==> trial 24: inputs <==
// SystolicCore
module SystolicCore(
	input clk,
	input rst,
	input start,
	input mode_conv_mm,
	input isac,
	input isrelu,
	input isbn,
	input [22:0] dfsm_config,
	input all_data_rdy,
	input pe_config_1_1,
	input pe_config_1_2,
	input pe_config_1_3,
	input pe_config_2_1,
	input pe_config_2_2,
	input pe_config_2_3,
	input [7:0] data_horz_1_1,
	input [7:0] data_horz_1_2,
	input [7:0] data_horz_1_3,
	input [7:0] data_horz_2_1,
	input [7:0] data_horz_2_2,
	input [7:0] data_horz_2_3,
	input [7:0] data_obli_1,
	input [7:0] data_obli_2,
	input [7:0] data_obli_3,
	input [7:0] data_obli_4,
	input [7:0] data_obli_5,
	input [7:0] data_obli_6,
	input [15:0] data_bn_1,
	input [15:0] data_bn_2,
	input data_bn_en,
	output data_preread,
	output [7:0] dout_1_1,
	output [7:0] dout_1_2,
	output [7:0] dout_1_3,
	output [7:0] dout_1_4,
	output [7:0] dout_2_1,
	output [7:0] dout_2_2,
	output [7:0] dout_2_3,
	output [7:0] dout_2_4,
	output dout_en_1_1,
	output dout_en_1_2,
	output dout_en_1_3,
	output dout_en_1_4,
	output dout_en_2_1,
	output dout_en_2_2,
	output dout_en_2_3,
	output dout_en_2_4
);
	parameter nCols = 4;
	parameter nRows = 3;
	parameter iWidth = 8;
	parameter oWidth = 8;
	parameter DFSM_MAX_nPERIOD = 512;
	parameter DFSM_MAX_nLMAC = 3072;
	parameter DFSM_MAX_nSHFT = 3;
	logic A_1, A_2, A_3, A_4;
	logic B_1, B_2, B_3, B_4;
	logic C_1, C_2, C_3, C_4;
	logic D_1, D_2, D_3, D_4;
	logic E_1, E_2, E_3, E_4;
	logic F_1, F_2, F_3, F_4;
	logic G_1, G_2, G_3, G_4;
	logic H_1, H_2, H_3, H_4;
	logic dfsm_data_en_1, dfsm_data_en_2, dfsm_data_en_3, dfsm_data_en_4;
	logic start_bypass_1, start_bypass_2, start_bypass_3, start_bypass_4;
	logic array_data_en;
	always@(posedge clk) begin
  ...
clock: 6.96 ns
lec_check: 0
abc_area: 1
cap_margin: 20
core_margin: 2
core_utilization: 72
cts_cluster_size: 50
place_density: 0.78
setup_slack_margin: 0.2
slew_margin: 20
run.sh (not shown) runs the stock make flow with config.mk's settings and CLKGATE_MAP_FILE=.
==> trial 27: changes against trial 24 <==
Settings changed: CORE_UTILIZATION 72 to 59, CTS_CLUSTER_SIZE 50 to default, PLACE_DENSITY 0.78 to 0.37, SETUP_SLACK_MARGIN 0.2 to default.
==> flow/constraint.sdc (replaced) <==
create_clock -name core_clock -period 5.74 [get_ports {clk}]
set_input_delay 1.1480 -clock core_clock [delete_from_list [all_inputs] [get_ports {clk}]]
set_output_delay 1.1480 -clock core_clock [all_outputs]
set_load 0.01 [all_outputs]
==> build 19: changes against trial 24 <==
Settings changed: CORE_UTILIZATION 72 to 70, CTS_CLUSTER_SIZE 50 to default, PLACE_DENSITY 0.78 to 0.67, SETUP_SLACK_MARGIN 0.2 to default.
==> flow/constraint.sdc (replaced) <==
create_clock -name core_clock -period 6.57 [get_ports {clk}]
set_input_delay 1.3140 -clock core_clock [delete_from_list [all_inputs] [get_ports {clk}]]
set_output_delay 1.3140 -clock core_clock [all_outputs]
set_load 0.01 [all_outputs]
==> summary.txt <==
Summary of implementation figures.

Timing
The final worst-path setup slack is -1.918 ns. Setup violations remaining at the end of the flow were counted as between 60 and 70.

Critical path
The setup slack of the most critical reg-to-reg path is 2.73 ns.

Final layout
Fill cells in the final layout number 8129. The sequential cells in the finished layout cover a total of 29410 µm².

GRT
The fraction of met1 tracks used by global routing is 48.44%.

Status
The run finished, with violations left. The layout checks failed on negative setup slack.
(the above is from trial 24)
==> summary.txt <==
Summary of implementation figures.

Critical path
The cell that appears most often on the critical path is sky130_fd_sc_hd__buf_4. The worst register-to-register path has a setup slack of 2.52 ns.

Timing
The final worst-path setup slack is -1.618 ns. The final setup violation count is between 60 and 70.

Status
The flow ran to the end, but the layout failed its checks. The checks that failed: negative setup slack.

Synthesis
The main logic family after synthesis is adder cells.

Final layout
The number of nets in the layout is 16900. The area used by sequential logic in the layout is between 20000 and 30000 µm².

GRT
The number of antenna violations at the first check in global routing is 4. The fraction of met1 tracks used by global routing is 48.09%.

Power
The worst VDD IR drop from the latest analysis is 211.7 µV.
(the above is from build 19)
==> summary.txt <==
Summary of implementation figures.

Timing
Setup violations remaining at the end of the flow were counted as 64. In the post-route analysis, the smallest setup slack over all paths is -2.131 ns.

GRT
Routing resource usage on met1 recorded by global route was 41.52%.

Critical path
In this run the register-to-register setup slack is 1.73 ns.

Final layout
The filler cells instantiated in the layout total 13830. The area taken by sequential standard cells is reported as a little under 30000 µm².

Status
The layout checks failed on negative setup slack. The run finished, with violations left.
(the above is from trial 27)


==> build 52: inputs <==
SystolicCore again, from the RTL that the note above started with.
// SystolicCore
module SystolicCore(
	input clk,
	input rst,
	input start,
	input mode_conv_mm,
	input isac,
	input isrelu,
	input isbn,
	input [22:0] dfsm_config,
	input all_data_rdy,
	input pe_config_1_1,
	input pe_config_1_2,
	input pe_config_1_3,
	input pe_config_2_1,
	input pe_config_2_2,
	input pe_config_2_3,
	input [7:0] data_horz_1_1,
	input [7:0] data_horz_1_2,
	input [7:0] data_horz_1_3,
	input [7:0] data_horz_2_1,
	input [7:0] data_horz_2_2,
	input [7:0] data_horz_2_3,
	input [7:0] data_obli_1,
	input [7:0] data_obli_2,
	input [7:0] data_obli_3,
	input [7:0] data_obli_4,
	input [7:0] data_obli_5,
	input [7:0] data_obli_6,
	input [15:0] data_bn_1,
	input [15:0] data_bn_2,
	input data_bn_en,
	output data_preread,
	output [7:0] dout_1_1,
	output [7:0] dout_1_2,
	output [7:0] dout_1_3,
	output [7:0] dout_1_4,
	output [7:0] dout_2_1,
	output [7:0] dout_2_2,
	output [7:0] dout_2_3,
	output [7:0] dout_2_4,
	output dout_en_1_1,
	output dout_en_1_2,
	output dout_en_1_3,
	output dout_en_1_4,
	output dout_en_2_1,
	output dout_en_2_2,
	output dout_en_2_3,
	output dout_en_2_4
);
Settings: LEC_CHECK=0, CAP_MARGIN=20, CORE_MARGIN=2, CORE_UTILIZATION=72, CTS_CLUSTER_DIAMETER=346, CTS_CLUSTER_SIZE=10, PLACE_DENSITY=0.6, SETUP_SLACK_MARGIN=1.09, SLEW_MARGIN=20; clock period 6.57 ns.
==> trial 11: changes against build 52 <==
==> flow/config.mk (replaced) <==
export PLATFORM = sky130hd
export DESIGN_NAME = SystolicCore
export DESIGN_NICKNAME = SystolicCore
export VERILOG_FILES = /design/flow/design.v
export SDC_FILE = /design/flow/constraint.sdc
export NUM_CORES = 4
export LEC_CHECK = 0
export ABC_AREA = 1
export CAP_MARGIN = 20
export CORE_MARGIN = 2
export CORE_UTILIZATION = 72
export CTS_CLUSTER_DIAMETER = 364
export CTS_CLUSTER_SIZE = 14
export PLACE_DENSITY_LB_ADDON = 0.1
export SETUP_SLACK_MARGIN = 1.04
export SLEW_MARGIN = 20
==> flow/constraint.sdc (replaced) <==
create_clock -name core_clock -period 3.68 [get_ports {clk}]
set_input_delay 0.7360 -clock core_clock [delete_from_list [all_inputs] [get_ports {clk}]]
set_output_delay 0.7360 -clock core_clock [all_outputs]
set_load 0.01 [all_outputs]
==> results <==
Trial 11 completed and failed the layout checks on negative setup slack. Build 52 completed and failed the layout checks on negative setup slack.
In trial 11 the non-clock buffer count is higher than in build 52, by 857.
Between trial 11 and build 52, the lower die area is in build 52 (gap 7.9%, measured against build 52).
Between build 52 and trial 11, the lower clock-buffer cell count is in trial 11 (gap 52).
Against trial 11, the synthesized cell count of build 52 is lower by about 25%.
In build 52 the critical path depth is lower than in trial 11, by 17.
Between build 52 and trial 11, the lower clock skew is in build 52 (gap 28 ps).
Power is estimated from default activity; no workload was simulated.
